==> trial 2: inputs <==
==> flow/design.v <==
module seq_mult(d, done, clk, a, b, go, reset);
  parameter n=32, log2n=5;
  output [2*n-1:0] d;
  output reg done;
	input clk;
	input [n-1:0] a, b;
	input go, reset;
	reg c;
	reg [n-1:0] p, q, m;
	reg [log2n:0]count;
	reg [n:0] sum;
	reg [log2n:0] count_n;
	always @(posedge clk, posedge reset)
		if(reset == 1) begin
			done <= 0;
		end
    else if(reset == 0) begin
			if(go) begin
				c <= 0;
        p <= 0;
				q <= a;
				m <= b;
				done <= 0;
				count <= n;
      end
			else if (!done) begin
				if (q[0] == 0) begin
					sum = 0 + p; 
				end
				else begin
					sum = m + p; 
				end
				{c,p,q} <= {sum,q} >> 1;
				count_n = count - 1;
				count <= count_n;
				if (count_n == 0) begin
					done <= 1;
				end
			end
		end
	assign d = {p,q};
endmodule
==> flow/run.sh <==
#!/bin/bash
# the make line also repeats each setting of config.mk as NAME=value (left out here)
make -C /OpenROAD-flow-scripts/flow DESIGN_CONFIG=/design/flow/config.mk WORK_HOME=/design/flow/orfs CLKGATE_MAP_FILE= finish
==> flow/config.mk <==
export PLATFORM = sky130hd
export DESIGN_NAME = seq_mult
export DESIGN_NICKNAME = seq_mult
export VERILOG_FILES = /design/flow/design.v
export SDC_FILE = /design/flow/constraint.sdc
export NUM_CORES = 4
export LEC_CHECK = 0
export ABC_AREA = 1
export CAP_MARGIN = 10
export CORE_MARGIN = 2
export CORE_UTILIZATION = 72
export GPL_TIMING_DRIVEN = 1
export MAX_ROUTING_LAYER = met5
export MIN_ROUTING_LAYER = met1
export PLACE_DENSITY = 0.64
export SETUP_SLACK_MARGIN = -0.06
export SLEW_MARGIN = 25
export TNS_END_PERCENT = 95
==> flow/constraint.sdc <==
create_clock -name core_clock -period 2.22 [get_ports {clk}]
set_input_delay 0.4440 -clock core_clock [delete_from_list [all_inputs] [get_ports {clk}]]
set_output_delay 0.4440 -clock core_clock [all_outputs]
set_load 0.01 [all_outputs]
==> trial 31 (differences from trial 2) <==
- ABC_AREA: 1 -> unset
- CAP_MARGIN: 10 -> 20
- CORE_ASPECT_RATIO: unset -> 0.5
- CORE_UTILIZATION: 72 -> 54
- CTS_CLUSTER_DIAMETER: unset -> 377
- CTS_CLUSTER_SIZE: unset -> 99
- GPL_TIMING_DRIVEN: 1 -> unset
- MAX_ROUTING_LAYER: met5 -> unset
- MIN_ROUTING_LAYER: met1 -> unset
- PLACE_DENSITY: 0.64 -> unset
- SETUP_SLACK_MARGIN: -0.06 -> unset
- SLEW_MARGIN: 25 -> 20
- TNS_END_PERCENT: 95 -> 5
==> flow/constraint.sdc (replaced) <==
create_clock -name core_clock -period 3.3 [get_ports {clk}]
set_input_delay 0.6600 -clock core_clock [delete_from_list [all_inputs] [get_ports {clk}]]
set_output_delay 0.6600 -clock core_clock [all_outputs]
set_load 0.01 [all_outputs]
==> trial 3 (differences from trial 2) <==
- CAP_MARGIN: 10 -> 20
- CORE_UTILIZATION: 72 -> 40
- GPL_TIMING_DRIVEN: 1 -> unset
- MAX_ROUTING_LAYER: met5 -> unset
- MIN_ROUTING_LAYER: met1 -> unset
- PLACE_DENSITY: 0.64 -> unset
- PLACE_DENSITY_LB_ADDON: unset -> 0.15
- SETUP_SLACK_MARGIN: -0.06 -> unset
- SLEW_MARGIN: 25 -> 20
- TNS_END_PERCENT: 95 -> unset
==> flow/constraint.sdc (replaced) <==
create_clock -name core_clock -period 3.3 [get_ports {clk}]
set_input_delay 0.6600 -clock core_clock [delete_from_list [all_inputs] [get_ports {clk}]]
set_output_delay 0.6600 -clock core_clock [all_outputs]
set_load 0.01 [all_outputs]
==> qor summary <==
Status: trial 2 did not finish; trial 31 complete, no violations; trial 3 complete, no violations
Stage where the flow stopped: trial 2 global routing; trial 31 -; trial 3 -
CP Launch Point: trial 2 -; trial 31 p[0]; trial 3 p[0]
Logic Gate Count: trial 2 -; trial 31 360; trial 3 597
Worst ir drop on vdd: trial 2 -; trial 31 0.263 mV; trial 3 0.344 mV
Power, Total: trial 2 -; trial 31 3740 µW; trial 3 3830 µW
Register clock-pin slew on the reported worst setup and hold paths: trial 2 -; trial 31 0.08 ns; trial 3 0.07 ns
Maximum Capacitance Violations: trial 2 -; trial 31 0; trial 3 0
Power density relative to cell area: trial 2 -; trial 31 489 nW/µm²; trial 3 455 nW/µm²
Post-cts sizing count: trial 2 4; trial 31 0; trial 3 0
Leading power group: trial 2 -; trial 31 sequential cells; trial 3 sequential cells
Clock Skew: trial 2 -; trial 31 0.0122 ns; trial 3 0.00806 ns
Setup crit end kind: trial 2 -; trial 31 flop; trial 3 flop
Cell count along the critical path: trial 2 -; trial 31 9; trial 3 12
Final sum of negative setup slack: trial 2 -; trial 31 0 ns; trial 3 0 ns
Final std cell area, no fill: trial 2 -; trial 31 7640 µm²; trial 3 8410 µm²
First-pass DRT Iterations: trial 2 -; trial 31 5; trial 3 5
Logic gate fraction of the total cell area: trial 2 -; trial 31 35.0%; trial 3 34.0%
Relative slew slack: trial 2 -; trial 31 30.9%; trial 3 51.7%
Post-Syn Area per Cell: trial 2 7.57 µm²; trial 31 11.9 µm²; trial 3 7.57 µm²
Number of nets with antenna violations after detailed routing: trial 2 -; trial 31 0; trial 3 0
Yosys cell count: trial 2 866; trial 31 491; trial 3 866
Setup slack of the most critical reg-to-reg path: trial 2 -; trial 31 0.27 ns; trial 3 0.95 ns
Number of warnings the tools reported: trial 2 -; trial 31 29; trial 3 27
Hold Crit Class: trial 2 -; trial 31 flop to flop; trial 3 flop to flop
Area of the synthesized netlist per yosys stat: trial 2 6550 µm²; trial 31 5860 µm²; trial 3 6550 µm²
Critical path's most frequent cell: trial 2 -; trial 31 sky130_fd_sc_hd__a21oi_1; trial 3 sky130_fd_sc_hd__nand3_1
Clock power frac: trial 2 -; trial 31 28.4%; trial 3 27.5%

* * *

==> inputs of v7 <==
RTL: the design.v shown in full above, as it stands there.
Settings: LEC_CHECK=0, CAP_MARGIN=20, CORE_MARGIN=2, CORE_UTILIZATION=72, CTS_CLUSTER_SIZE=24, PLACE_DENSITY_LB_ADDON=0.04, SETUP_SLACK_MARGIN=0.69, SLEW_MARGIN=20; clock period 2.3 ns.
run.sh (not shown) runs the stock make flow with config.mk's settings and CLKGATE_MAP_FILE=.
==> v21 (differences from v7) <==
- CORE_UTILIZATION: 72 -> 70
- PLACE_DENSITY_LB_ADDON: 0.04 -> not set
- SETUP_SLACK_MARGIN: 0.69 -> not set
==> comparison table <==
metric                                                                                                                           v7                                v21
Synth top cell by count                                                                                                    edfxtp_1                           edfxtp_1
Number of distinct standard cells referenced by the synthesized netlist                                                          60                                 60
Average cell area after synthesis                                                                                         11.9 um^2                          11.9 um^2
Vertical die size                                                                                                           94.2 um                            95.5 um
Dominant cell area share                                                                                                      52.3%                              52.3%
Basic Gates by Area                                                                                                           11.0%                              11.0%
Area of the synthesized netlist per yosys stat                                                                            5860 um^2                          5860 um^2
Post-synthesis net count                                                                                                        593                                593
Initial core utilization                                                                                                      75.0%                              71.6%
Mux cell area share after synthesis                                                                                           7.69%                              7.69%
Core Area                                                                                                                 7810 um^2                          8180 um^2
Die width                                                                                                                   94.2 um                            95.5 um
Arithmetic-cell share of the synthesized area counting full adders, half adders and majority gates                            7.61%                              7.61%
Most used flip-flop cell after synthesis                                                                                   edfxtp_1                           edfxtp_1
Run status                                                                                                           did not finish                     did not finish
Failing step                                                                                        global placement (3_3_place_gp)  detailed placement (3_5_place_dp)
Complex Gates by Area                                                                                                         16.3%                              16.3%
Die outline area                                                                                                          8870 um^2                          9110 um^2
Number of warnings printed during yosys synthesis                                                                                 1                                  1
# rows                                                                                                                           32                                 33
Power is estimated from default activity; no workload was simulated.
